--- design/flow/config.mk ---
export PLATFORM = sky130hd
export DESIGN_NAME = cordic_native
export DESIGN_NICKNAME = cordic_native
export VERILOG_FILES = /design/flow/design.v
export SDC_FILE = /design/flow/constraint.sdc
export NUM_CORES = 4
export LEC_CHECK = 0
export CAP_MARGIN = 20
export CORE_MARGIN = 2
export CORE_UTILIZATION = 40
export CTS_CLUSTER_DIAMETER = 284
export MAX_ROUTING_LAYER = met4
export SLEW_MARGIN = 20
--- design/flow/constraint.sdc ---
create_clock -name core_clock -period 3.95 [get_ports {I_clk}]
set_input_delay 0.7900 -clock core_clock [delete_from_list [all_inputs] [get_ports {I_clk}]]
set_output_delay 0.7900 -clock core_clock [all_outputs]
set_load 0.01 [all_outputs]
--- design/flow/design.v ---
`timescale 1ns / 1ps
module cordic_sin(
    I_rst_n,         
    I_clk,           
    I_phase,         
    O_cos,           
    O_sin           
    );
    input wire I_rst_n;
    input wire I_clk;
    input wire [14 - 1: 0] I_phase;
    output reg [14 - 1: 0] O_cos ;
    output reg [14 - 1: 0] O_sin ;
    wire [14 - 1: 0] S_cos_0 = 14'd4477;
    wire [14 - 1: 0] S_sin_0 = 0;
    reg [14 - 1: 0] R_cos_1 ;
    reg [14 - 1: 0] R_sin_1 ;
    reg [14 - 1: 0] R_phs_1 ;
    reg [14 - 1: 0] R_cos_2 ;
    reg [14 - 1: 0] R_sin_2 ;
    reg [14 - 1: 0] R_phs_2 ;
    reg [14 - 1: 0] R_cos_3 ;
    reg [14 - 1: 0] R_sin_3 ;
    reg [14 - 1: 0] R_phs_3 ;
    reg [14 - 1: 0] R_cos_4 ;
    reg [14 - 1: 0] R_sin_4 ;
    reg [14 - 1: 0] R_phs_4 ;
    reg [14 - 1: 0] R_cos_5 ;
    reg [14 - 1: 0] R_sin_5 ;
    reg [14 - 1: 0] R_phs_5 ;
    reg [14 - 1: 0] R_cos_6 ;
    reg [14 - 1: 0] R_sin_6 ;
    reg [14 - 1: 0] R_phs_6 ;
    reg [14 - 1: 0] R_cos_7 ;
    reg [14 - 1: 0] R_sin_7 ;
    reg [14 - 1: 0] R_phs_7 ;
    reg [14 - 1: 0] R_cos_8 ;
    reg [14 - 1: 0] R_sin_8 ;
    reg [14 - 1: 0] R_phs_8 ;
    reg [14 - 1: 0] R_cos_9 ;
    reg [14 - 1: 0] R_sin_9 ;
    reg [14 - 1: 0] R_phs_9 ;
    reg [14 - 1: 0] R_cos_10 ;
    reg [14 - 1: 0] R_sin_10 ;
    reg [14 - 1: 0] R_phs_10 ;
    reg [14 - 1: 0] R_cos_11 ;
    reg [14 - 1: 0] R_sin_11 ;
    reg [14 - 1: 0] R_phs_11 ;
    reg [14 - 1: 0] R_cos_12 ;
    reg [14 - 1: 0] R_sin_12 ;
    reg [14 - 1: 0] R_phs_12 ;
    always@(posedge I_clk)
    begin
        if (I_rst_n == 1'b0) begin
            R_cos_1 <= 0;
            R_sin_1 <= 0;
            R_phs_1 <= 0;  
        end
        else begin
            if (I_phase[14 - 1] == 1'b0) begin
                R_cos_1 <= S_cos_0;
                R_sin_1 <= S_sin_0 + S_cos_0;
                R_phs_1 <= I_phase - 14'd1024;
            end
            else begin
                R_cos_1 <= S_cos_0;          
                R_sin_1 <= S_sin_0 - S_cos_0;          
                R_phs_1 <= I_phase + 14'd1024;
            end
        end
    end
    always@(posedge I_clk)                           
    begin                                            
        if (I_rst_n == 1'b0) begin                   
            R_cos_2 <= 0;                            
            R_sin_2 <= 0;                            
            R_phs_2 <= 0;                            
        end                                          
        else begin                                   
            if (R_phs_1[14 - 1] == 1'b0) begin
                R_cos_2 <= R_cos_1 - {R_sin_1[14-1],R_sin_1[14 - 1:1]};                
                R_sin_2 <= R_sin_1 + {R_cos_1[14-1],R_cos_1[14 - 1:1]};                   
                R_phs_2 <= R_phs_1 - 14'd605;        
            end                                      
            else begin                               
                R_cos_2 <= R_cos_1 + {R_sin_1[14-1],R_sin_1[14 - 1:1]};             
                R_sin_2 <= R_sin_1 - {R_cos_1[14-1],R_cos_1[14 - 1:1]};                   
                R_phs_2 <= R_phs_1 + 14'd605;        
            end                                      
        end                                          
    end
    always@(posedge I_clk)                                                           
    begin                                                                            
        if (I_rst_n == 1'b0) begin                                                   
            R_cos_3 <= 0;                                                            
            R_sin_3 <= 0;                                                            
            R_phs_3 <= 0;                                                            
        end                                                                          
        else begin                                                                   
            if (R_phs_2[14 - 1] == 1'b0) begin                                
                R_cos_3 <= R_cos_2 - {R_sin_2[14-1],R_sin_2[14-1],R_sin_2[14 - 1:2]};
                R_sin_3 <= R_sin_2 + {R_cos_2[14-1],R_cos_2[14-1],R_cos_2[14 - 1:2]};
                R_phs_3 <= R_phs_2 - 14'd319;                                        
            end                                                                      
            else begin                                                               
                R_cos_3 <= R_cos_2 + {R_sin_2[14-1],R_sin_2[14-1],R_sin_2[14 - 1:2]};
                R_sin_3 <= R_sin_2 - {R_cos_2[14-1],R_cos_2[14-1],R_cos_2[14 - 1:2]};
                R_phs_3 <= R_phs_2 + 14'd319;                                        
            end                                                                      
        end                                                                          
    end
    always@(posedge I_clk)                                                                                
    begin                                                                                                 
        if (I_rst_n == 1'b0) begin                                                                        
            R_cos_4 <= 0;                                                                                 
            R_sin_4 <= 0;                                                                                 
            R_phs_4 <= 0;                                                                                 
        end                                                                                               
        else begin                                                                                        
            if (R_phs_3[14 - 1] == 1'b0) begin                                                     
                R_cos_4 <= R_cos_3 - {R_sin_3[14-1],R_sin_3[14-1],R_sin_3[14-1],R_sin_3[14 - 1:3]};
                R_sin_4 <= R_sin_3 + {R_cos_3[14-1],R_cos_3[14-1],R_cos_3[14-1],R_cos_3[14 - 1:3]};
                R_phs_4 <= R_phs_3 - 14'd162;                                                             
            end                                                                                           
            else begin                                                                                    
                R_cos_4 <= R_cos_3 + {R_sin_3[14-1],R_sin_3[14-1],R_sin_3[14-1],R_sin_3[14 - 1:3]};
                R_sin_4 <= R_sin_3 - {R_cos_3[14-1],R_cos_3[14-1],R_cos_3[14-1],R_cos_3[14 - 1:3]};
                R_phs_4 <= R_phs_3 + 14'd162;                                                             
            end                                                                                           
        end                                                                                               
    end
    always@(posedge I_clk)                                                                                                     
    begin                                                                                                                      
        if (I_rst_n == 1'b0) begin                                                                                             
            R_cos_5 <= 0;                                                                                                      
            R_sin_5 <= 0;                                                                                                      
            R_phs_5 <= 0;                                                                                                      
        end                                                                                                                    
        else begin                                                                                                             
            if (R_phs_4[14 - 1] == 1'b0) begin                                                                          
                R_cos_5 <= R_cos_4 - {R_sin_4[14-1],R_sin_4[14-1],R_sin_4[14-1],R_sin_4[14-1],R_sin_4[14 - 1:4]};
                R_sin_5 <= R_sin_4 + {R_cos_4[14-1],R_cos_4[14-1],R_cos_4[14-1],R_cos_4[14-1],R_cos_4[14 - 1:4]};
                R_phs_5 <= R_phs_4 - 14'd81;                                                                                  
            end                                                                                                                
            else begin                                                                                                         
                R_cos_5 <= R_cos_4 + {R_sin_4[14-1],R_sin_4[14-1],R_sin_4[14-1],R_sin_4[14-1],R_sin_4[14 - 1:4]};
                R_sin_5 <= R_sin_4 - {R_cos_4[14-1],R_cos_4[14-1],R_cos_4[14-1],R_cos_4[14-1],R_cos_4[14 - 1:4]};
                R_phs_5 <= R_phs_4 + 14'd81;                                                                                  
            end                                                                                                                
        end                                                                                                                    
    end
    always@(posedge I_clk)                                                                                                                          
    begin                                                                                                                                           
        if (I_rst_n == 1'b0) begin                                                                                                                  
            R_cos_6 <= 0;                                                                                                                           
            R_sin_6 <= 0;                                                                                                                           
            R_phs_6 <= 0;                                                                                                                           
        end                                                                                                                                         
        else begin                                                                                                                                  
            if (R_phs_5[14 - 1] == 1'b0) begin                                                                                               
                R_cos_6 <= R_cos_5 - {R_sin_5[14-1],R_sin_5[14-1],R_sin_5[14-1],R_sin_5[14-1],R_sin_5[14-1],R_sin_5[14 - 1:5]};
                R_sin_6 <= R_sin_5 + {R_cos_5[14-1],R_cos_5[14-1],R_cos_5[14-1],R_cos_5[14-1],R_cos_5[14-1],R_cos_5[14 - 1:5]};
                R_phs_6 <= R_phs_5 - 14'd41;                                                                                                       
            end                                                                                                                                     
            else begin                                                                                                                              
                R_cos_6 <= R_cos_5 + {R_sin_5[14-1],R_sin_5[14-1],R_sin_5[14-1],R_sin_5[14-1],R_sin_5[14-1],R_sin_5[14 - 1:5]};
                R_sin_6 <= R_sin_5 - {R_cos_5[14-1],R_cos_5[14-1],R_cos_5[14-1],R_cos_5[14-1],R_cos_5[14-1],R_cos_5[14 - 1:5]};
                R_phs_6 <= R_phs_5 + 14'd41;                                                                                                       
            end                                                                                                                                     
        end                                                                                                                                         
    end
    always@(posedge I_clk)                                                                                                                                                
    begin                                                                                                                                                                 
        if (I_rst_n == 1'b0) begin                                                                                                                                        
            R_cos_7 <= 0;                                                                                                                                                 
            R_sin_7 <= 0;                                                                                                                                                 
            R_phs_7 <= 0;                                                                                                                                                 
        end                                                                                                                                                               
        else begin                                                                                                                                                        
            if (R_phs_6[14 - 1] == 1'b0) begin                                                                                                                     
                R_cos_7 <= R_cos_6 - {R_sin_6[14-1],R_sin_6[14-1],R_sin_6[14-1],R_sin_6[14-1],R_sin_6[14-1],R_sin_6[14-1],R_sin_6[14 - 1:6]}; 
                R_sin_7 <= R_sin_6 + {R_cos_6[14-1],R_cos_6[14-1],R_cos_6[14-1],R_cos_6[14-1],R_cos_6[14-1],R_cos_6[14-1],R_cos_6[14 - 1:6]}; 
                R_phs_7 <= R_phs_6 - 14'd20;                                                                                                                             
            end                                                                                                                                                           
            else begin                                                                                                                                                    
                R_cos_7 <= R_cos_6 + {R_sin_6[14-1],R_sin_6[14-1],R_sin_6[14-1],R_sin_6[14-1],R_sin_6[14-1],R_sin_6[14-1],R_sin_6[14 - 1:6]}; 
                R_sin_7 <= R_sin_6 - {R_cos_6[14-1],R_cos_6[14-1],R_cos_6[14-1],R_cos_6[14-1],R_cos_6[14-1],R_cos_6[14-1],R_cos_6[14 - 1:6]}; 
                R_phs_7 <= R_phs_6 + 14'd20;                                                                                                                             
            end                                                                                                                                                           
        end                                                                                                                                                               
    end                                                                                                                                                                   
    always@(posedge I_clk)                                                                                                                                                                    
    begin                                                                                                                                                                                     
        if (I_rst_n == 1'b0) begin                                                                                                                                                            
            R_cos_8 <= 0;                                                                                                                                                                     
            R_sin_8 <= 0;                                                                                                                                                                     
            R_phs_8 <= 0;                                                                                                                                                                     
        end                                                                                                                                                                                   
        else begin                                                                                                                                                                            
            if (R_phs_7[14 - 1] == 1'b0) begin                                                                                                                                         
                R_cos_8 <= R_cos_7 - {R_sin_7[14-1],R_sin_7[14-1],R_sin_7[14-1],R_sin_7[14-1],R_sin_7[14-1],R_sin_7[14-1],R_sin_7[14-1],R_sin_7[14 - 1:7]};
                R_sin_8 <= R_sin_7 + {R_cos_7[14-1],R_cos_7[14-1],R_cos_7[14-1],R_cos_7[14-1],R_cos_7[14-1],R_cos_7[14-1],R_cos_7[14-1],R_cos_7[14 - 1:7]};
                R_phs_8 <= R_phs_7 - 14'd10;                                                                                                                                                 
            end                                                                                                                                                                               
            else begin                                                                                                                                                                        
                R_cos_8 <= R_cos_7 + {R_sin_7[14-1],R_sin_7[14-1],R_sin_7[14-1],R_sin_7[14-1],R_sin_7[14-1],R_sin_7[14-1],R_sin_7[14-1],R_sin_7[14 - 1:7]};
                R_sin_8 <= R_sin_7 - {R_cos_7[14-1],R_cos_7[14-1],R_cos_7[14-1],R_cos_7[14-1],R_cos_7[14-1],R_cos_7[14-1],R_cos_7[14-1],R_cos_7[14 - 1:7]};
                R_phs_8 <= R_phs_7 + 14'd10;                                                                                                                                                 
            end                                                                                                                                                                               
        end                                                                                                                                                                                   
    end 
    always@(posedge I_clk)                                                                                                                                                                                                     
    begin                                                                                                                                                                                                                      
        if (I_rst_n == 1'b0) begin                                                                                                                                                                                             
            R_cos_9 <= 0;                                                                                                                                                                                                      
            R_sin_9 <= 0;                                                                                                                                                                                                      
            R_phs_9 <= 0;                                                                                                                                                                                                      
        end                                                                                                                                                                                                                    
        else begin                                                                                                                                                                                                             
            if (R_phs_8[14 - 1] == 1'b0) begin                                                                                                                                                                          
                R_cos_9 <= R_cos_8 - {R_sin_8[14-1],R_sin_8[14-1],R_sin_8[14-1],R_sin_8[14-1],R_sin_8[14-1],R_sin_8[14-1],R_sin_8[14-1],R_sin_8[14-1],R_sin_8[14 - 1:8]};            
                R_sin_9 <= R_sin_8 + {R_cos_8[14-1],R_cos_8[14-1],R_cos_8[14-1],R_cos_8[14-1],R_cos_8[14-1],R_cos_8[14-1],R_cos_8[14-1],R_cos_8[14-1],R_cos_8[14 - 1:8]};            
                R_phs_9 <= R_phs_8 - 14'd5;                                                                                                                                                                                  
            end                                                                                                                                                                                                                
            else begin                                                                                                                                                                                                         
                R_cos_9 <= R_cos_8 + {R_sin_8[14-1],R_sin_8[14-1],R_sin_8[14-1],R_sin_8[14-1],R_sin_8[14-1],R_sin_8[14-1],R_sin_8[14-1],R_sin_8[14-1],R_sin_8[14 - 1:8]};             
                R_sin_9 <= R_sin_8 - {R_cos_8[14-1],R_cos_8[14-1],R_cos_8[14-1],R_cos_8[14-1],R_cos_8[14-1],R_cos_8[14-1],R_cos_8[14-1],R_cos_8[14-1],R_cos_8[14 - 1:8]};             
                R_phs_9 <= R_phs_8 + 14'd5;                                                                                                                                                                                  
            end                                                                                                                                                                                                                
        end                                                                                                                                                                                                                    
    end
    always@(posedge I_clk)                                                                                                                                                                                                                       
    begin                                                                                                                                                                                                                                        
        if (I_rst_n == 1'b0) begin                                                                                                                                                                                                               
            R_cos_10 <= 0;                                                                                                                                                                                                                        
            R_sin_10 <= 0;                                                                                                                                                                                                                        
            R_phs_10 <= 0;                                                                                                                                                                                                                        
        end                                                                                                                                                                                                                                      
        else begin                                                                                                                                                                                                                               
            if (R_phs_9[14 - 1] == 1'b0) begin                                                                                                                                                                                            
                R_cos_10 <= R_cos_9 - {R_sin_9[14-1],R_sin_9[14-1],R_sin_9[14-1],R_sin_9[14-1],R_sin_9[14-1],R_sin_9[14-1],R_sin_9[14-1],R_sin_9[14-1],R_sin_9[14-1],R_sin_9[14 - 1:9]};         
                R_sin_10 <= R_sin_9 + {R_cos_9[14-1],R_cos_9[14-1],R_cos_9[14-1],R_cos_9[14-1],R_cos_9[14-1],R_cos_9[14-1],R_cos_9[14-1],R_cos_9[14-1],R_cos_9[14-1],R_cos_9[14 - 1:9]};         
                R_phs_10 <= R_phs_9 - 14'd3;                                                                                                                                                                                                    
            end                                                                                                                                                                                                                                  
            else begin                                                                                                                                                                                                                           
                R_cos_10 <= R_cos_9 + {R_sin_9[14-1],R_sin_9[14-1],R_sin_9[14-1],R_sin_9[14-1],R_sin_9[14-1],R_sin_9[14-1],R_sin_9[14-1],R_sin_9[14-1],R_sin_9[14-1],R_sin_9[14 - 1:9]};          
                R_sin_10 <= R_sin_9 - {R_cos_9[14-1],R_cos_9[14-1],R_cos_9[14-1],R_cos_9[14-1],R_cos_9[14-1],R_cos_9[14-1],R_cos_9[14-1],R_cos_9[14-1],R_cos_9[14-1],R_cos_9[14 - 1:9]};          
                R_phs_10 <= R_phs_9 + 14'd3;                                                                                                                                                                                                    
            end                                                                                                                                                                                                                                  
        end                                                                                                                                                                                                                                      
    end                                                                                                                                                                                                                                                        
    always@(posedge I_clk)                                                                                                                                                                                                                                     
    begin                                                                                                                                                                                                                                                      
        if (I_rst_n == 1'b0) begin                                                                                                                                                                                                                             
            R_cos_11 <= 0;                                                                                                                                                                                                                                     
            R_sin_11 <= 0;                                                                                                                                                                                                                                     
            R_phs_11 <= 0;                                                                                                                                                                                                                                     
        end                                                                                                                                                                                                                                                    
        else begin                                                                                                                                                                                                                                             
            if (R_phs_10[14 - 1] == 1'b0) begin                                                                                                                                                                                                          
                R_cos_11 <= R_cos_10 - {R_sin_10[14-1],R_sin_10[14-1],R_sin_10[14-1],R_sin_10[14-1],R_sin_10[14-1],R_sin_10[14-1],R_sin_10[14-1],R_sin_10[14-1],R_sin_10[14-1],R_sin_10[14-1],R_sin_10[14 - 1:10]}; 
                R_sin_11 <= R_sin_10 + {R_cos_10[14-1],R_cos_10[14-1],R_cos_10[14-1],R_cos_10[14-1],R_cos_10[14-1],R_cos_10[14-1],R_cos_10[14-1],R_cos_10[14-1],R_cos_10[14-1],R_cos_10[14-1],R_cos_10[14 - 1:10]}; 
                R_phs_11 <= R_phs_10 - 14'd1;                                                                                                                                                                                                                
            end                                                                                                                                                                                                                                                
            else begin                                                                                                                                                                                                                                         
                R_cos_11 <= R_cos_10 + {R_sin_10[14-1],R_sin_10[14-1],R_sin_10[14-1],R_sin_10[14-1],R_sin_10[14-1],R_sin_10[14-1],R_sin_10[14-1],R_sin_10[14-1],R_sin_10[14-1],R_sin_10[14-1],R_sin_10[14 - 1:10]};
                R_sin_11 <= R_sin_10 - {R_cos_10[14-1],R_cos_10[14-1],R_cos_10[14-1],R_cos_10[14-1],R_cos_10[14-1],R_cos_10[14-1],R_cos_10[14-1],R_cos_10[14-1],R_cos_10[14-1],R_cos_10[14-1],R_cos_10[14 - 1:10]};
                R_phs_11 <= R_phs_10 + 14'd1;                                                                                                                                                                                                                
            end                                                                                                                                                                                                                                                
        end                                                                                                                                                                                                                                                    
    end                                                                                                                                                                                                                                                                                                                                                          
    always@(posedge I_clk)                                                                                                                                                                                                                                     
    begin                                                                                                                                                                                                                                                      
        if (I_rst_n == 1'b0) begin                                                                                                                                                                                                                             
            R_cos_12 <= 0;                                                                                                                                                                                                                                     
            R_sin_12 <= 0;                                                                                                                                                                                                                                     
            R_phs_12 <= 0;                                                                                                                                                                                                                                     
        end                                                                                                                                                                                                                                                    
        else begin                                                                                                                                                                                                                                             
            if (R_phs_11[14 - 1] == 1'b0) begin                                                                                                                                                                                                          
                R_cos_12 <= R_cos_11 - {R_sin_11[14-1],R_sin_11[14-1],R_sin_11[14-1],R_sin_11[14-1],R_sin_11[14-1],R_sin_11[14-1],R_sin_11[14-1],R_sin_11[14-1],R_sin_11[14-1],R_sin_11[14-1],R_sin_11[14-1],R_sin_11[14 - 1:11]}; 
                R_sin_12 <= R_sin_11 + {R_cos_11[14-1],R_cos_11[14-1],R_cos_11[14-1],R_cos_11[14-1],R_cos_11[14-1],R_cos_11[14-1],R_cos_11[14-1],R_cos_11[14-1],R_cos_11[14-1],R_cos_11[14-1],R_cos_11[14-1],R_cos_11[14 - 1:11]}; 
                R_phs_12 <= R_phs_11 - 14'd1;                                                                                                                                                                                                                
            end                                                                                                                                                                                                                                                
            else begin                                                                                                                                                                                                                                         
                R_cos_12 <= R_cos_11 + {R_sin_11[14-1],R_sin_11[14-1],R_sin_11[14-1],R_sin_11[14-1],R_sin_11[14-1],R_sin_11[14-1],R_sin_11[14-1],R_sin_11[14-1],R_sin_11[14-1],R_sin_11[14-1],R_sin_11[14-1],R_sin_11[14 - 1:11]};
                R_sin_12 <= R_sin_11 - {R_cos_11[14-1],R_cos_11[14-1],R_cos_11[14-1],R_cos_11[14-1],R_cos_11[14-1],R_cos_11[14-1],R_cos_11[14-1],R_cos_11[14-1],R_cos_11[14-1],R_cos_11[14-1],R_cos_11[14-1],R_cos_11[14 - 1:11]};
                R_phs_12 <= R_phs_11 + 14'd1;                                                                                                                                                                                                                
            end                                                                                                                                                                                                                                                
        end                                                                                                                                                                                                                                                    
    end
    always@(posedge I_clk)                                                                                                                                                                                                                                     
    begin                                                                                                                                                                                                                                                      
        if (I_rst_n == 1'b0) begin                                                                                                                                                                                                                             
            O_cos <= 0;                                                                                                                                                                                                                                     
            O_sin <= 0;                                                                                                                                                                                                                                                                                                                                                                                                                                                                         
        end                                                                                                                                                                                                                                                    
        else begin                                                                                                                                                                                                                                             
            if (R_phs_12[14 - 1] == 1'b0) begin                                                                                                                                                                                                          
                O_cos <= R_cos_12 - {R_sin_12[14-1],R_sin_12[14-1],R_sin_12[14-1],R_sin_12[14-1],R_sin_12[14-1],R_sin_12[14-1],R_sin_12[14-1],R_sin_12[14-1],R_sin_12[14-1],R_sin_12[14-1],R_sin_12[14-1],R_sin_12[14-1],R_sin_12[14 - 1:12]}; 
                O_sin <= R_sin_12 + {R_cos_12[14-1],R_cos_12[14-1],R_cos_12[14-1],R_cos_12[14-1],R_cos_12[14-1],R_cos_12[14-1],R_cos_12[14-1],R_cos_12[14-1],R_cos_12[14-1],R_cos_12[14-1],R_cos_12[14-1],R_cos_12[14-1],R_cos_12[14 - 1:12]};                                                                                                                                                                                                             
            end                                                                                                                                                                                                                                                
            else begin                                                                                                                                                                                                                                         
                O_cos <= R_cos_12 + {R_sin_12[14-1],R_sin_12[14-1],R_sin_12[14-1],R_sin_12[14-1],R_sin_12[14-1],R_sin_12[14-1],R_sin_12[14-1],R_sin_12[14-1],R_sin_12[14-1],R_sin_12[14-1],R_sin_12[14-1],R_sin_12[14-1],R_sin_12[14 - 1:12]};
                O_sin <= R_sin_12 - {R_cos_12[14-1],R_cos_12[14-1],R_cos_12[14-1],R_cos_12[14-1],R_cos_12[14-1],R_cos_12[14-1],R_cos_12[14-1],R_cos_12[14-1],R_cos_12[14-1],R_cos_12[14-1],R_cos_12[14-1],R_cos_12[14-1],R_cos_12[14 - 1:12]};                                                                                                                                                                                                          
            end                                                                                                                                                                                                                                                
        end                                                                                                                                                                                                                                                    
    end
endmodule
`timescale 1ns / 1ps
module cordic_native(
    I_rst_n,                 
    I_clk,                   
    I_init_phase,            
    I_change_phase,           
    I_inc_phase,             
    O_cos,                   
    O_sin                    
    );
    input wire I_rst_n;
    input wire I_clk;
    input wire [14 - 1: 0] I_init_phase;
    input wire I_change_phase;
    input wire [14 - 1: 0] I_inc_phase;
    output reg [14 - 1: 0] O_cos;
    output reg [14 - 1: 0] O_sin;
    reg [14 - 1: 0] R_current_phase ;
    wire [14 - 1: 0] S_cos;
    wire [14 - 1: 0] S_sin;
    parameter DIR_FWD = 1'b0;
    parameter DIR_BAK = 1'b1;
    reg R_phase_dir ;
    reg R_cos_dir ;
    parameter MAX_PHASE = 14'd2047;
    parameter MIN_PHASE = -14'd2048;
    wire S_reach_top;  
    assign S_reach_top = (R_current_phase[14 - 1]==0)&&(R_current_phase + I_inc_phase > MAX_PHASE);
    wire S_reach_bottom;  
    assign S_reach_bottom = (R_current_phase[14 - 1]==1)&&(R_current_phase - I_inc_phase < MIN_PHASE);
    always@(posedge I_clk)
    begin
        if (I_rst_n == 0) R_phase_dir <= DIR_FWD;
        else begin
            if (R_phase_dir == DIR_FWD)
                if (S_reach_top) R_phase_dir <= DIR_BAK;
                else R_phase_dir <= DIR_FWD;
            else  
            begin
                if (S_reach_bottom) R_phase_dir <= DIR_FWD;
                else R_phase_dir <= DIR_BAK;
            end
        end
    end
    always @(posedge I_clk)
    begin
        if (I_rst_n == 0) R_current_phase <= I_init_phase;
        else if (I_change_phase == 1'b1) R_current_phase <= I_init_phase;
        else 
            case(R_phase_dir)
            DIR_FWD: if (S_reach_top) R_current_phase <= MAX_PHASE - (R_current_phase + I_inc_phase - MAX_PHASE);
                     else R_current_phase <= R_current_phase + I_inc_phase;
            DIR_BAK: if (S_reach_bottom) R_current_phase <= MIN_PHASE + (R_current_phase - I_inc_phase - MIN_PHASE);
                     else R_current_phase <= R_current_phase - I_inc_phase;
            endcase
    end 
    cordic_sin cordic_sin_inst(
       .I_rst_n(I_rst_n),         
       .I_clk(I_clk),           
       .I_phase(R_current_phase),         
       .O_cos(S_cos),           
       .O_sin(S_sin)           
       );
   reg [13-1:0] R_dir_delay ;
   always @(posedge I_clk)
   begin
       R_dir_delay[0] <= R_phase_dir;
       R_dir_delay[1] <= R_dir_delay[0];
       R_dir_delay[2] <= R_dir_delay[1];
       R_dir_delay[3] <= R_dir_delay[2];
       R_dir_delay[4] <= R_dir_delay[3];
       R_dir_delay[5] <= R_dir_delay[4];
       R_dir_delay[6] <= R_dir_delay[5];
       R_dir_delay[7] <= R_dir_delay[6];
       R_dir_delay[8] <= R_dir_delay[7];
       R_dir_delay[9] <= R_dir_delay[8];
       R_dir_delay[10] <= R_dir_delay[9];
       R_dir_delay[11] <= R_dir_delay[10];
       R_dir_delay[12] <= R_dir_delay[11];
       R_cos_dir <= R_dir_delay[12];
   end
   always @(posedge I_clk)
   begin
       O_sin <= S_sin;
       if (R_cos_dir == DIR_FWD) O_cos <= S_cos;
       else O_cos <= -S_cos;
   end
endmodule
--- design/flow/run.sh ---
#!/bin/bash
# the make line also repeats each setting of config.mk as NAME=value (left out here)
make -C /OpenROAD-flow-scripts/flow DESIGN_CONFIG=/design/flow/config.mk WORK_HOME=/design/flow/orfs CLKGATE_MAP_FILE= finish
==> reports/summary.txt, run 1 <==
Register Area -> 0.0110 mm²
Fill cell count -> 9003
Initial antenna violation count -> 1
PortBufs -> 58
Global-route wire length before repair -> 132 mm
CP Data Required Time -> 4530 ps
Setup crit end kind -> flop
EDFF count, synth -> 0
Max-slew violations -> 0
Cts hold-fix bufs -> 0
Unrepaired setup endpoints after global routing -> no
Synth Cell Area -> 0.0361 mm²
Routed via count -> 28000
Site row count -> 110
FF+latch count, synth -> 551
Clk_skew -> 10.5 ps
Critical path class -> reg2reg
Synth Seq Share -> 30.6%
Worst r2r dst -> cordic_sin_inst.R_phs_11[13]$_SDFF_PN0_
CP Launch Point -> cordic_sin_inst.R_phs_10[13]$_SDFF_PN0_
Residual DRC -> 0
Core Util, Final -> 45.2%
# clock sinks -> 551
Area leader share -> 30.6%
Stage-log warning count -> 49
# setup viols final -> 0
Comb area leader -> adder cells
Antenna cell count -> 0
Clock latency (worst-skew pair) -> 630 ps
Worst-margin pin slew -> 995 ps
Main area contributors -> dfxtp_1, ha_1, xnor2_1, nor2_1, a21oi_1
Hold WC Path Type -> reg2reg
Max Cap Violations -> 0
Worst hold start -> cordic_sin_inst.O_sin[11]$_SDFF_PN0_
Gr usage total -> 17.3%
Synth cell types -> 73
Cell type with the largest total area -> dfxtp_1
Vias in the first global route -> 27500
Hold path cells -> 0
TritonCTS clock tree -> done
Worst-path clk slew -> 70 ps
CP max-delay cell -> a2111oi_1
Crit path DAT -> 4190 ps
CP bufs+invs -> 2
Period Utilization, post-route -> 91.5%
Cell Chain, Critical Path -> inv_1, ha_1, a21o_1, a21oi_1, o21bai_1, a21oi_1, o21bai_1, a211o_1, a2111oi_2, nor3_1, a2111oi_1, buf_4
Drt pass-1 iters -> 5
Htree depth -> 2
Dpl hpwl -> 61.0 mm
Clock Path Buffers -> 3
Synthesis Warnings -> 2
Final cell count without fillers -> 5544
Most frequent cell after synthesis -> nor2_1
Cells after synthesis -> 4224
Simple share -> 16.2%
Layout net count -> 4886
Die area -> 0.0927 mm²
CP top delay family -> AND-OR/OR-AND gates
Synth Net Count -> 4792
CP max stage delay -> 560 ps
Xor and xnor area share after synthesis -> 11.3%
Core Box Area -> 0.0897 mm²
Min Hold Slack -> 318 ps
Ao+oa area frac -> 16.9%
Vias per cell -> 5.06
Routability congestion estimate from global placement -> 0.868
DR iter-0 viols -> 1094
Initial core utilization -> 40.2%
Gr ovfl total -> 0
Logic area -> 0.0236 mm²
Top cells by count, synth -> nor2_1, dfxtp_1, ha_1
Mux share -> 1.66%
Slew headroom -> 33.6%
Ys flop type -> dfxtp_1
Min Tclk post-route -> 3610 ps
Synthesized area per cell -> 8.55 µm²
Synth-to-Final Area Change -> 12.3%
Worst Hold Endpoint -> O_sin[11]$_DFF_P_
Adders+Majority by Area -> 19.4%
CP startpoint kind -> flop
Async set-or-reset flop fraction in the synthesized netlist -> 0%
Reg2reg start -> cordic_sin_inst.R_phs_10[13]$_SDFF_PN0_
Placed cell count -> 5431
R2R setup slack -> 340 ps
Root Buffer -> clkbuf_16
FF-to-FF path depth -> 12
Total CTS buffers -> 61
Width of the die -> 304 µm
CP Depth -> 12
CP Capture Point -> cordic_sin_inst.R_phs_11[13]$_SDFF_PN0_
Yosys chip area -> 0.0361 mm²
Wire per inst -> 14.1 µm
I/O Pins -> 59
Final Hold Vio Count -> 0
Status -> no timing/DRC/antenna violations
Max Freq -> 0.277 GHz
Yosys cell count -> 4224
Worst-path maximum fanout -> 9
Largest net degree at the start of global routing -> 93
Number of routed nets with antenna violations -> 0
Die Ht -> 304 µm
Final wirelength -> 78.1 mm
[final cells by class]
| type | instances | share of cell area, % |
|---|---|---|
| clock buffers | 87 | 4.51 |
| clock inverters | 26 | 0.901 |
| inverters | 276 | 2.57 |
| multi-input cells | 3293 | 58.3 |
| flip-flops and latches | 551 | 27.2 |
| well taps | 1176 | 3.63 |
| repair buffers | 135 | 2.88 |
[per-layer routing]
| layer | GRT usage (%) | vias up | wire length (µm) |
|---|---|---|---|
| met5 | - | - | 0 |
| met4 | 4.24 | 0 | 1590 |
| met3 | 1.89 | 108 | 1840 |
| met2 | 29.9 | 258 | 37300 |
| met1 | 21.5 | 12800 | 37400 |
| li1 | - | 14800 | - |
[stage by stage]
stage / worst slack (ps) / TNS [ps] / area, µm²
4_1_cts: 194 / 0 / 40500
3_5_place_dp: -173 / -241 / 38300
3_3_place_gp: -152 / -209 / 38300
5_1_grt: 79.5 / 0 / 40500
6_report: 335 / 0 / 40500
2_1_floorplan: 633 / 0 / 36100
[timing repair]
item / in CTS / in global routing
setup endpoints to repair: 0 / 1
buffers inserted: 0 / 0
gates resized: 0 / 1
==> run 2: changes to the inputs <==
CORE_UTILIZATION = 50   (was 40)
CTS_CLUSTER_DIAMETER = unset   (was 284)
CTS_CLUSTER_SIZE = 33   (was unset)
MAX_ROUTING_LAYER = unset   (was met4)
clock period = 2.49 ns   (was 3.95 ns; I/O delays follow)
==> reports/summary.txt, run 2 <==
Clock Path Buffers -> 3 (unchanged)
CP Depth -> 15 (+3)
Max-slew violations -> 0 (unchanged)
Min Tclk post-route -> 2990 ps (-622 ps)
Synth cell types -> 73 (unchanged)
Routed via count -> 33100 (+18%)
DR iter-0 viols -> 1092 (-0.18%)
Synth Seq Share -> 30.6% (unchanged)
Final cell count without fillers -> 6381 (+15%)
Unrepaired setup endpoints after global routing -> yes
Stage-log warning count -> 58 (+18%)
Die Ht -> 273 µm (-10%)
Gr ovfl total -> 0 (unchanged)
CP top delay family -> simple AND/OR/NAND/NOR gates
Synthesized area per cell -> 8.55 µm² (unchanged)
Gr usage total -> 25.2% (+7.9 points)
TritonCTS clock tree -> done
Total CTS buffers -> 67 (+9.8%)
Mux share -> 1.66% (unchanged)
Hold path cells -> 0 (unchanged)
Simple share -> 16.2% (unchanged)
Root Buffer -> clkbuf_16
CP Capture Point -> cordic_sin_inst.R_sin_3[13]$_SDFF_PN0_
Hold WC Path Type -> reg2reg
Cells after synthesis -> 4224 (unchanged)
Synthesis Warnings -> 2 (unchanged)
Htree depth -> 3 (+1)
Routability congestion estimate from global placement -> 0.860 (-0.98%)
Crit path DAT -> 3480 ps (-710 ps)
Worst r2r dst -> cordic_sin_inst.R_sin_3[13]$_SDFF_PN0_
CP startpoint kind -> flop
Max Cap Violations -> 0 (unchanged)
Clock latency (worst-skew pair) -> 610 ps (-20 ps)
Main area contributors -> dfxtp_1, ha_1, xnor2_1, nor2_1, a21oi_1
Xor and xnor area share after synthesis -> 11.3% (unchanged)
Logic area -> 0.0282 mm² (+19%)
Synth-to-Final Area Change -> 48.4%
Fill cell count -> 5247 (-42%)
CP max stage delay -> 410 ps (-150 ps)
Worst-path maximum fanout -> 3 (-6)
Width of the die -> 273 µm (-10%)
Register Area -> 0.0111 mm² (+0.95%)
Worst-margin pin slew -> 666 ps (-330 ps)
Global-route wire length before repair -> 156 mm (+18%)
Critical path class -> reg2reg
Cts hold-fix bufs -> 0 (unchanged)
Placed cell count -> 6000 (+10%)
Async set-or-reset flop fraction in the synthesized netlist -> 0% (unchanged)
Vias in the first global route -> 33000 (+20%)
# clock sinks -> 551 (unchanged)
EDFF count, synth -> 0 (unchanged)
Final wirelength -> 97.8 mm (+25%)
FF+latch count, synth -> 551 (unchanged)
I/O Pins -> 59 (unchanged)
PortBufs -> 58 (unchanged)
Setup crit end kind -> flop
# setup viols final -> 154 (+154)
Reg2reg start -> cordic_sin_inst.R_cos_2[2]$_SDFF_PN0_
Residual DRC -> 0 (unchanged)
Final Hold Vio Count -> 0 (unchanged)
Clk_skew -> 24.4 ps (+13.9 ps)
Setup WS post-layout -> -503 ps (-838 ps)
Core Box Area -> 0.0715 mm² (-20%)
Cell type with the largest total area -> dfxtp_1
Largest net degree at the start of global routing -> 132 (+42%)
Top cells by count, synth -> nor2_1, dfxtp_1, ha_1
Max Freq -> 0.334 GHz (+21%)
Ys flop type -> dfxtp_1
Wire per inst -> 15.3 µm (+8.8%)
CP bufs+invs -> 1 (-1)
Yosys chip area -> 0.0361 mm² (unchanged)
Slew headroom -> 55.6% (+22 points)
Worst Hold Endpoint -> R_dir_delay[10]$_DFF_P_
Drt pass-1 iters -> 5 (unchanged)
Period Utilization, post-route -> 120% (+29 points)
Dpl hpwl -> 68.7 mm (+13%)
Site row count -> 98 (-11%)
Comb area leader -> adder cells
Layout Check Fails -> setup timing
Pre-CTS WS -> -1200 ps (-1020 ps)
Initial core utilization -> 50.5% (+10 points)
Cell Chain, Critical Path -> inv_2, ha_4, nand2b_4, or4_4, or2_4, nor2_2, nor2_1, xnor2_1, ha_1, nand3_2, a211oi_4, nor3_4, o31ai_2, xnor2_1, nor2_1
Synth Net Count -> 4792 (unchanged)
Worst-path clk slew -> 60 ps (about the same)
Adders+Majority by Area -> 19.4% (unchanged)
R2R setup slack -> -500 ps (-840 ps)
FF-to-FF path depth -> 15 (+3)
Ao+oa area frac -> 16.9% (unchanged)
Worst hold start -> R_dir_delay[9]$_DFF_P_
Vias per cell -> 5.18 (+2.5%)
Status -> finished with violations
Die area -> 0.0744 mm² (-20%)
CP max-delay cell -> or4_4
Most frequent cell after synthesis -> nor2_1
CP Launch Point -> cordic_sin_inst.R_cos_2[2]$_SDFF_PN0_
Initial antenna violation count -> 2 (+1)
Area leader share -> 30.6% (unchanged)
Layout net count -> 5945 (+22%)
CP Data Required Time -> 2970 ps (-1560 ps)
Yosys cell count -> 4224 (unchanged)
Number of routed nets with antenna violations -> 0 (unchanged)
Synth Cell Area -> 0.0361 mm² (unchanged)
-- run 2: per-layer routing --
layer  part of all wire (%)  global-route usage [%]
met4                    3.3                    8.43
met3                    2.6                    3.30
met1                     42                    28.7
met5                      0                       0
met2                     52                    48.0
-- run 2: timing repair --
item                       4_1_cts  5_1_grt
hold endpoints to repair         0        0
pin swaps                      404      440
buffers inserted               203      107
setup endpoints to repair      198      238
cloned                           2        1
gates resized                  448      435
-- run 2: per-stage QoR --
stage / hold slack, ps / utilization [%] / TNS [ps] / cell area (µm²)
floorplan: 310 / - / -6890 / 37600
finish: 323 / 74.9 / -27690 / 53600
detailed placement: 312 / 63.6 / -48010 / 45500
global placement: 310 / 63.6 / -44660 / 45500
CTS: 323 / 71.4 / -24240 / 51100
global route: 330 / 74.9 / -51350 / 53600
-- run 2: layout make-up --
cell class	instances	area share (%)
antenna	2	0.00934
multi-input combinational	3293	52.7
tap	950	2.22
inverter	276	2.06
clock buffer	102	3.85
clock inverter	19	0.376
sequential	551	20.8
timing repair buffer	1188	18.0
==> run 3: changes to the inputs <==
ABC_AREA = 1   (was unset)
CORE_UTILIZATION = 72   (was 50)
CTS_CLUSTER_SIZE = 73   (was 33)
PLACE_DENSITY = 0.65   (was unset)
SETUP_SLACK_MARGIN = 0.2   (was unset)
clock period = 3.24 ns   (was 2.49 ns; I/O delays follow)
==> reports/summary.txt, run 3 <==
FF+latch count, synth -> 551 (unchanged)
Critical path class -> reg2reg
Status -> no timing/DRC/antenna violations
Routed via count -> 35400 (+7.0%)
CP bufs+invs -> 3 (+2)
Most frequent cell after synthesis -> nand2_1
Xor and xnor area share after synthesis -> 3.48% (-7.8 points)
Clk_skew -> 27.1 ps (+2.68 ps)
CP top delay family -> simple AND/OR/NAND/NOR gates
Simple share -> 17.8% (+1.6 points)
Stage-log warning count -> 56 (-3.4%)
Max Cap Violations -> 0 (unchanged)
Final Cell Area -> 0.0413 mm² (-23%)
FF-to-FF path depth -> 19 (+4)
Wire per inst -> 15.8 µm (+2.9%)
I/O Pins -> 59 (unchanged)
CP Data Required Time -> 3800 ps (+830 ps)
Initial core utilization -> 72.9% (+22 points)
CP Capture Point -> cordic_sin_inst.R_cos_4[13]$_SDFF_PN0_
Max Freq -> 0.341 GHz (+2.2%)
Cts hold-fix bufs -> 0 (unchanged)
Gr usage total -> 34.2% (+9.0 points)
Main area contributors -> dfxtp_1, ha_1, a21oi_1, nand2_1, o21ai_0
Width of the die -> 232 µm (-15%)
Min Tclk post-route -> 2930 ps (-63.3 ps)
Worst hold start -> I_rst_n
Worst Hold Endpoint -> cordic_sin_inst.R_sin_1[0]$_SDFF_PN0_
Ys flop type -> dfxtp_1
Global-route wire length before repair -> 154 mm (-1.1%)
Synth cell types -> 52 (-29%)
Synthesized area per cell -> 7.23 µm² (-15%)
Layout net count -> 5862 (-1.4%)
DP Area -> 0.0391 mm² (-14%)
Synth-to-Final Area Change -> 10.3%
CP max-delay cell -> ha_1
R2R setup slack -> 310 ps (+810 ps)
Root Buffer -> clkbuf_16
Fill cell count -> 3710 (-29%)
Final Hold Vio Count -> 0 (unchanged)
Area leader share -> 29.4% (-1.1 points)
Largest net degree at the start of global routing -> 162 (+23%)
CP max stage delay -> 360 ps (-50 ps)
Worst-path clk slew -> 60 ps (about the same)
Synth Cell Area -> 0.0375 mm² (+3.8%)
Site row count -> 83 (-15%)
Total CTS buffers -> 57 (-15%)
Reg2reg start -> cordic_sin_inst.R_sin_3[3]$_SDFF_PN0_
Number of routed nets with antenna violations -> 0 (unchanged)
Most common cell on crit path -> nand2_1
Vias in the first global route -> 33500 (+1.5%)
DR iter-0 viols -> 2751 (+150%)
EDFF count, synth -> 0 (unchanged)
Crit path DAT -> 3490 ps (about the same)
Worst-path maximum fanout -> 5 (+2)
Adders+Majority by Area -> 18.7% (-0.71 points)
Setup crit end kind -> flop
Final wirelength -> 95.0 mm (-2.9%)
Unrepaired setup endpoints after global routing -> yes
Placed cell count -> 5907 (-1.6%)
Synth Seq Share -> 29.4% (-1.1 points)
Top cells by count, synth -> nand2_1, a21oi_1, inv_1
Register Area -> 0.0110 mm² (-0.90%)
Period Utilization, post-route -> 90.4% (-30 points)
Async set-or-reset flop fraction in the synthesized netlist -> 0% (unchanged)
Mux share -> 0% (-1.7 points)
CP Depth -> 19 (+4)
Hold path cells -> 1 (+1)
CP startpoint kind -> flop
Clock Path Buffers -> 3 (unchanged)
Antenna cell count -> 0 (-2)
Logic area -> 0.0235 mm² (-17%)
# clock sinks -> 551 (unchanged)
Cells after synthesis -> 5180 (+23%)
PortBufs -> 58 (unchanged)
Core Box Area -> 0.0514 mm² (-28%)
Die area -> 0.0539 mm² (-28%)
Cell Chain, Critical Path -> inv_1, ha_2, nand3_1, nor3_1, inv_1, nor3_4, nand3_2, a21oi_2, a21oi_1, ha_1, a21oi_1, o2111ai_2, nand2_1, inv_1, o21ai_1, nand2_1, nand2_1, nand2_1, nor2_1
Vias per cell -> 5.88 (+13%)
TritonCTS clock tree -> done
Slew headroom -> 55.4% (-0.28 points)
Yosys cell count -> 5180 (+23%)
# setup viols final -> 0 (-100%)
Clock latency (worst-skew pair) -> 650 ps (+40 ps)
Ao+oa area frac -> 22.4% (+5.5 points)
Worst-margin pin slew -> 670 ps (+4.13 ps)
Cell type with the largest total area -> dfxtp_1
Synthesis Warnings -> 2 (unchanged)
CP Launch Point -> cordic_sin_inst.R_sin_3[3]$_SDFF_PN0_
Comb area leader -> AND-OR/OR-AND gates
Initial antenna violation count -> 0 (-2)
Die Ht -> 232 µm (-15%)
Max-slew violations -> 0 (unchanged)
Gr ovfl total -> 0 (unchanged)
Dpl hpwl -> 69.8 mm (+1.6%)
Routability congestion estimate from global placement -> 0.923 (+7.4%)
Worst r2r dst -> cordic_sin_inst.R_cos_4[13]$_SDFF_PN0_
Hold WC Path Type -> in2reg
Drt pass-1 iters -> 6 (+1)
Htree depth -> 2 (-1)
Yosys chip area -> 0.0375 mm² (+3.8%)
Residual DRC -> 0 (unchanged)
Synth Net Count -> 5748 (+20%)
Final cell count without fillers -> 6020 (-5.7%)
[run 3: per-stage QoR]
stage	TNS, ps	hold WS, ps	utilization [%]	setup WS [ps]
2_1_floorplan	0	310	-	406
3_3_place_gp	-492	311	76.1	-123
3_5_place_dp	-882	312	76.1	-150
4_1_cts	0	238	80.0	236
5_1_grt	0	246	80.4	84.9
6_report	0	264	80.4	310
[run 3: area by class of cell]
class | count | share of cell area, %
multi-input cells | 3833 | 56.8
flip-flops and latches | 551 | 26.7
clock buffers | 75 | 3.88
repair buffers | 141 | 3.08
well taps | 680 | 2.06
inverters | 710 | 6.50
clock inverters | 30 | 0.927
[run 3: repair_timing]
item / CTS / global route
gates resized: 0 / 46
endpoints found under the setup margin: 0 / 41
setup buffers: 0 / 8
[run 3: metal layers]
layer	track usage (%)	routed length, µm	share of wire [%]	vias up
li1	-	-	-	17800
met1	39.8	39100	41	16200
met2	62.2	46300	49	1067
met3	5.10	5420	5.7	291
met4	14.7	4070	4.3	0
met5	0	0	0	-
==> run 4: changes to the inputs <==
CELL_PAD_IN_SITES_DETAIL_PLACEMENT = 1   (was unset)
CELL_PAD_IN_SITES_GLOBAL_PLACEMENT = 3   (was unset)
CORE_ASPECT_RATIO = 0.91   (was unset)
CORE_MARGIN = 3   (was 2)
CORE_UTILIZATION = 23   (was 72)
CTS_CLUSTER_SIZE = unset   (was 73)
MAX_ROUTING_LAYER = met4   (was unset)
PLACE_DENSITY = unset   (was 0.65)
PLACE_DENSITY_LB_ADDON = 0.28   (was unset)
SETUP_SLACK_MARGIN = unset   (was 0.2)
TNS_END_PERCENT = 50   (was unset)
clock period = 5.0 ns   (was 3.24 ns; I/O delays follow)
==> reports/summary.txt, run 4 <==
CP startpoint kind -> flop
Worst r2r dst -> cordic_sin_inst.R_phs_6[9]$_SDFF_PN0_
CP top delay family -> buffers and inverters
Worst hold start -> R_dir_delay[6]$_DFF_P_
Synth-to-Final Area Change -> 14.9%
Clk_skew -> 40.1 ps (+13.0 ps)
Async set-or-reset flop fraction in the synthesized netlist -> 0% (unchanged)
Core Box Area -> 0.161 mm² (+210%)
Crit path DAT -> 4190 ps (+700 ps)
Layout net count -> 5818 (-0.75%)
Cells after synthesis -> 5180 (unchanged)
DP Area -> 0.0405 mm² (+3.6%)
Final Cell Area -> 0.0430 mm² (+4.1%)
Initial antenna violation count -> 1 (+1)
Ys flop type -> dfxtp_1
Fill cell count -> 19600 (+430%)
Worst-path maximum fanout -> 17 (+12)
DR iter-0 viols -> 1594 (-42%)
Setup WS post-layout -> 1370 ps (+1060 ps)
Metal2 WL -> 51.4 mm (+11%)
Period Utilization, post-route -> 72.7% (-18 points)
Top cells by count, synth -> nand2_1, a21oi_1, inv_1
# clock sinks -> 551 (unchanged)
I/O Pins -> 59 (unchanged)
Site row count -> 140 (+69%)
Clock Path Buffers -> 3 (unchanged)
Synth cell types -> 52 (unchanged)
TritonCTS clock tree -> done
Max Freq -> 0.275 GHz (-19%)
Max Cap Violations -> 0 (unchanged)
Clock latency (worst-skew pair) -> 680 ps (+30 ps)
Drt pass-1 iters -> 5 (-1)
Pre-CTS WS -> 928 ps (+1080 ps)
FF-to-FF path depth -> 13 (-6)
Total CTS buffers -> 75 (+32%)
Xor and xnor area share after synthesis -> 3.48% (unchanged)
Setup crit end kind -> flop
Synth Cell Area -> 0.0375 mm² (unchanged)
Metal-1 WL -> 65.1 mm (+66%)
Vias per cell -> 4.54 (-23%)
Adders+Majority by Area -> 18.7% (unchanged)
Placed cell count -> 7303 (+24%)
FF+latch count, synth -> 551 (unchanged)
CP Launch Point -> cordic_sin_inst.R_phs_5[13]$_SDFF_PN0_
Unrepaired setup endpoints after global routing -> no
Root Buffer -> clkbuf_16
Htree depth -> 3 (+1)
Highest metal used -> met4
Cts hold-fix bufs -> 0 (unchanged)
Worst-path clk slew -> 60 ps (about the same)
Largest net degree at the start of global routing -> 156 (-3.7%)
CP Depth -> 13 (-6)
# setup viols final -> 0 (unchanged)
Register Area -> 0.0110 mm² (about the same)
Cell type with the largest total area -> dfxtp_1
Min Hold Slack -> 319 ps (+54.5 ps)
Critical path class -> reg2reg
Min Tclk post-route -> 3630 ps (+703 ps)
Most common cell on crit path -> nand2_1
CP bufs+invs -> 3 (unchanged)
Gr usage total -> 14.9% (-19 points)
PortBufs -> 58 (unchanged)
Mux share -> 0% (unchanged)
Slew headroom -> 31.1% (-24 points)
Status -> no timing/DRC/antenna violations
Final wirelength -> 122 mm (+28%)
Final cell count without fillers -> 7438 (+24%)
Routed via count -> 33700 (-4.7%)
Logic area -> 0.0234 mm² (-0.44%)
TNS Setup -> 0 ps (unchanged)
Worst Hold Endpoint -> R_dir_delay[7]$_DFF_P_
EDFF count, synth -> 0 (unchanged)
Initial core utilization -> 23.3% (-50 points)
Cell Chain, Critical Path -> clkinv_1, buf_4, ha_1, nand3_1, nand2_1, nand2_1, nand2_1, a21oi_1, o21ai_0, inv_1, o21bai_1, a21oi_1, o21a_1
Width of the die -> 429 µm (+85%)
Residual DRC -> 0 (unchanged)
Worst-margin pin slew -> 1020 ps (+353 ps)
Yosys chip area -> 0.0375 mm² (unchanged)
Post-CTS Setup Repair Bufs -> 0 (unchanged)
Post_cts resized -> 0 (unchanged)
Ao+oa area frac -> 22.4% (unchanged)
Die Ht -> 391 µm (+68%)
Synth Net Count -> 5748 (unchanged)
Synthesis Warnings -> 2 (unchanged)
R2R setup slack -> 1370 ps (+1060 ps)
CP max-delay cell -> dfxtp_1
Metal3 WL -> 3.25 mm (-40%)
Number of routed nets with antenna violations -> 0 (unchanged)
Most frequent cell after synthesis -> nand2_1
Wire per inst -> 16.4 µm (+3.8%)
Hold path cells -> 0 (-1)
Stage-log warning count -> 55 (-1.8%)
Die area -> 0.168 mm² (+210%)
CP Capture Point -> cordic_sin_inst.R_phs_6[9]$_SDFF_PN0_
Synth Seq Share -> 29.4% (unchanged)
CP Data Required Time -> 5560 ps (+1760 ps)
Max-slew violations -> 0 (unchanged)
Hold WC Path Type -> reg2reg
Final Hold Vio Count -> 0 (unchanged)
CP max stage delay -> 830 ps (+470 ps)
Area leader share -> 29.4% (unchanged)
Main area contributors -> dfxtp_1, ha_1, a21oi_1, nand2_1, o21ai_0
Synthesized area per cell -> 7.23 µm² (unchanged)
Simple share -> 17.8% (unchanged)
Gr ovfl total -> 0 (unchanged)
Comb area leader -> AND-OR/OR-AND gates
Vias in the first global route -> 35000 (+4.4%)
Routability congestion estimate from global placement -> 0.806 (-13%)
Global-route wire length before repair -> 197 mm (+28%)
Yosys cell count -> 5180 (unchanged)
Dpl hpwl -> 95.9 mm (+37%)
Reg2reg start -> cordic_sin_inst.R_phs_5[13]$_SDFF_PN0_
Core Util, Final -> 26.7% (-54 points)
## run 4: layout make-up
cell class	instances	area share (%)
multi-input cells	3833	54.3
flip-flops and latches	551	25.6
inverters	710	6.20
well taps	2130	6.19
clock buffers	106	5.01
repair buffers	79	1.79
clock inverters	27	0.823
diodes	2	0.0116
## run 4: per-layer routing
metal  GRT usage (%)  vias up
li1                -    17700
met1            20.9    15700
met2            22.6      241
met3            2.24      119
met4            2.81        0
met5               -        -
==> run 5: changes to the inputs <==
ABC_AREA = unset   (was 1)
CAP_MARGIN = 10   (was 20)
CELL_PAD_IN_SITES_DETAIL_PLACEMENT = unset   (was 1)
CELL_PAD_IN_SITES_GLOBAL_PLACEMENT = unset   (was 3)
CORE_ASPECT_RATIO = 1.12   (was 0.91)
CORE_MARGIN = 9   (was 3)
CORE_UTILIZATION = 66   (was 23)
CTS_CLUSTER_DIAMETER = 313   (was unset)
MAX_ROUTING_LAYER = met5   (was met4)
PLACE_DENSITY_LB_ADDON = 0.2   (was 0.28)
SETUP_SLACK_MARGIN = 1.37   (was unset)
TNS_END_PERCENT = 25   (was 50)
clock period = 4.93 ns   (was 5.0 ns; I/O delays follow)
==> reports/summary.txt, run 5 <==
Wire per inst -> 15.5 µm (-5.3%)
Cells after synthesis -> 4224 (-18%)
PortBufs -> 58 (unchanged)
Root Buffer -> clkbuf_16
TritonCTS clock tree -> done
Max Cap Violations -> 0 (unchanged)
Worst r2r dst -> cordic_sin_inst.R_cos_11[13]$_SDFF_PN0_
CP top delay family -> AND-OR/OR-AND gates
Initial antenna violation count -> 0 (-1)
Worst hold start -> R_dir_delay[11]$_DFF_P_
Min Hold Slack -> 326 ps (+7.00 ps)
CP Depth -> 13 (unchanged)
Period Utilization, post-route -> 71.6% (-1.1 points)
Layout net count -> 4837 (-17%)
Hold WC Path Type -> reg2reg
Final cell count without fillers -> 5007 (-33%)
I/O Pins -> 59 (unchanged)
Yosys chip area -> 0.0361 mm² (-3.6%)
Number of routed nets with antenna violations -> 0 (unchanged)
FF-to-FF path depth -> 13 (unchanged)
Unrepaired setup endpoints after global routing -> yes
# setup viols final -> 0 (unchanged)
Initial core utilization -> 66.9% (+44 points)
Clk_skew -> 24.9 ps (-15.2 ps)
Drt pass-1 iters -> 5 (unchanged)
Clock latency (worst-skew pair) -> 650 ps (-30 ps)
Global-route wire length before repair -> 130 mm (-34%)
Worst Hold Endpoint -> R_dir_delay[12]$_DFF_P_
Worst-path maximum fanout -> 4 (-13)
CP Launch Point -> cordic_sin_inst.R_sin_10[10]$_SDFF_PN0_
Width of the die -> 239 µm (-44%)
Residual DRC -> 0 (unchanged)
Gr usage total -> 24.2% (+9.3 points)
CP max-delay cell -> dfxtp_1
Synthesis Warnings -> 2 (unchanged)
Adders+Majority by Area -> 19.4% (+0.71 points)
Core Box Area -> 0.0539 mm² (-66%)
Die area -> 0.0634 mm² (-62%)
Ys flop type -> dfxtp_1
Max Freq -> 0.283 GHz (+3.0%)
Placed cell count -> 4882 (-33%)
Vias per cell -> 5.72 (+26%)
Worst-margin pin slew -> 918 ps (-104 ps)
Synth-to-Final Area Change -> 9.83%
Most common cell on crit path -> ha_1
Crit path DAT -> 4030 ps (-160 ps)
Synth Cell Area -> 0.0361 mm² (-3.6%)
FF+latch count, synth -> 551 (unchanged)
Final Hold Vio Count -> 0 (unchanged)
Setup crit end kind -> flop
Htree depth -> 2 (-1)
Site row count -> 90 (-36%)
Die Ht -> 265 µm (-32%)
Top cells by count, synth -> nor2_1, dfxtp_1, ha_1
Antenna cell count -> 0 (-2)
Reg2reg start -> cordic_sin_inst.R_sin_10[10]$_SDFF_PN0_
Min Tclk post-route -> 3530 ps (-104 ps)
# clock sinks -> 551 (unchanged)
Dpl hpwl -> 58.4 mm (-39%)
Comb area leader -> adder cells
Mux share -> 1.66% (+1.7 points)
Synth cell types -> 73 (+40%)
Ao+oa area frac -> 16.9% (-5.5 points)
Routability congestion estimate from global placement -> 0.881 (+9.3%)
Clock Path Buffers -> 3 (unchanged)
Critical path class -> reg2reg
Cell Chain, Critical Path -> inv_1, ha_1, mux2_2, ha_1, a21o_1, a21oi_1, o21bai_1, a211oi_1, o31ai_1, o41ai_1, o21ai_0, xnor2_1, nor2_1
Most frequent cell after synthesis -> nor2_1
Largest net degree at the start of global routing -> 157 (+0.64%)
CP Data Required Time -> 5430 ps (-130 ps)
Synth Net Count -> 4792 (-17%)
R2R setup slack -> 1400 ps (+30 ps)
EDFF count, synth -> 0 (unchanged)
CP startpoint kind -> flop
Status -> no timing/DRC/antenna violations
Area leader share -> 30.6% (+1.1 points)
TNS Setup -> 0 ps (unchanged)
Simple share -> 16.2% (-1.6 points)
Stage-log warning count -> 57 (+3.6%)
CP Capture Point -> cordic_sin_inst.R_cos_11[13]$_SDFF_PN0_
CP max stage delay -> 470 ps (-360 ps)
Routed via count -> 28600 (-15%)
Worst-path clk slew -> 60 ps (about the same)
Synthesized area per cell -> 8.55 µm² (+18%)
Synth Seq Share -> 30.6% (+1.1 points)
Cell type with the largest total area -> dfxtp_1
Main area contributors -> dfxtp_1, ha_1, xnor2_1, nor2_1, a21oi_1
Total CTS buffers -> 57 (-24%)
Final wirelength -> 77.6 mm (-36%)
Slew headroom -> 38.8% (+7.7 points)
Xor and xnor area share after synthesis -> 11.3% (+7.8 points)
CP bufs+invs -> 1 (-2)
Vias in the first global route -> 27900 (-20%)
Gr ovfl total -> 0 (unchanged)
Max-slew violations -> 0 (unchanged)
Async set-or-reset flop fraction in the synthesized netlist -> 0% (unchanged)
Hold path cells -> 0 (unchanged)
Yosys cell count -> 4224 (-18%)
DR iter-0 viols -> 1434 (-10%)
Cts hold-fix bufs -> 0 (unchanged)
run 5: routing by layer:
metal	share of wire [%]	up-vias	track usage [%]
li1	-	14700	-
met1	41	13300	26.4
met2	53	430	47.0
met3	3.3	163	3.05
met4	3.1	0	8.54
met5	0	-	0
run 5: final cells by class:
type / instances / area [µm²]
multi-input cells: 3293 / 23800
flip-flops and latches: 551 / 11000
repair buffers: 90 / 856
fillers: 4103 / 14300
well taps: 690 / 863
clock inverters: 26 / 374
clock buffers: 81 / 1640
inverters: 276 / 1050
run 5: stage by stage:
step	cell area, µm²	setup slack, ps	utilization, %
final	39600	1400	73.5
after global routing	39600	1180	73.5
after CTS	39300	1320	72.9
after detailed placement	37300	379	69.1
after global placement	37300	348	69.1
after floorplan	36100	1420	-
run 5: repair_timing:
item	CTS	global route
setup buffers	1	17
pin swaps	1	9
gates resized	5	41
setup endpoints to repair	15	63
==> run 6: changes to the inputs <==
ABC_AREA = 1   (was unset)
CORE_MARGIN = 2   (was 9)
CORE_UTILIZATION = 72   (was 66)
CTS_CLUSTER_SIZE = 76   (was unset)
SETUP_SLACK_MARGIN = unset   (was 1.37)
clock period = 2.54 ns   (was 4.93 ns; I/O delays follow)
==> reports/summary.txt, run 6 <==
Status -> did not finish
Failed at -> 5_1_grt
Xor and xnor area share after synthesis -> 3.48% (-7.8 points)
Width of the die -> 220 µm (-8.1%)
Synthesized area per cell -> 7.23 µm² (-15%)
Dpl hpwl -> 79.5 mm (+36%)
Area leader share -> 29.4% (-1.1 points)
Root Buffer -> clkbuf_16
Cells after synthesis -> 5180 (+23%)
Synth cell types -> 52 (-29%)
Async set-or-reset flop fraction in the synthesized netlist -> 0% (unchanged)
Yosys cell count -> 5180 (+23%)
Ao+oa area frac -> 22.4% (+5.5 points)
DP Area -> 0.0420 mm² (+13%)
Most frequent cell after synthesis -> nand2_1
Site row count -> 88 (-2.2%)
Ys flop type -> dfxtp_1
Initial core utilization -> 72.9% (+5.9 points)
Synth Net Count -> 5748 (+20%)
Cts hold-fix bufs -> 0 (unchanged)
Synth Seq Share -> 29.4% (-1.1 points)
Simple share -> 17.8% (+1.6 points)
EDFF count, synth -> 0 (unchanged)
Comb area leader -> AND-OR/OR-AND gates
Die Ht -> 245 µm (-7.6%)
Yosys chip area -> 0.0375 mm² (+3.8%)
Total CTS buffers -> 11 (-81%)
Synthesis Warnings -> 2 (unchanged)
Clock Path Buffers -> 3 (unchanged)
Routability congestion estimate from global placement -> 0.977 (+11%)
PortBufs -> 58 (unchanged)
Top cells by count, synth -> nand2_1, a21oi_1, inv_1
Htree depth -> 1 (-1)
FF+latch count, synth -> 551 (unchanged)
I/O Pins -> 59 (unchanged)
Die area -> 0.0539 mm² (-15%)
Core Box Area -> 0.0514 mm² (-4.7%)
Adders+Majority by Area -> 18.7% (-0.71 points)
# clock sinks -> 551 (unchanged)
Cell type with the largest total area -> dfxtp_1
Mux share -> 0% (-1.7 points)
Main area contributors -> dfxtp_1, ha_1, a21oi_1, nand2_1, o21ai_0
Synth Cell Area -> 0.0375 mm² (+3.8%)
Pre-CTS WS -> -672 ps (-1050 ps)
run 6: per-stage QoR:
step / instances / setup TNS [ps]
floorplan: 5180 / -945
global placement: 6285 / -8900
detailed placement: 6285 / -13910
CTS: 6328 / -1680
run 6: timing repair:
action / in CTS
gates resized: 174
setup buffers: 31
endpoints found under the setup margin: 108
pin swaps: 39
cloned: 0
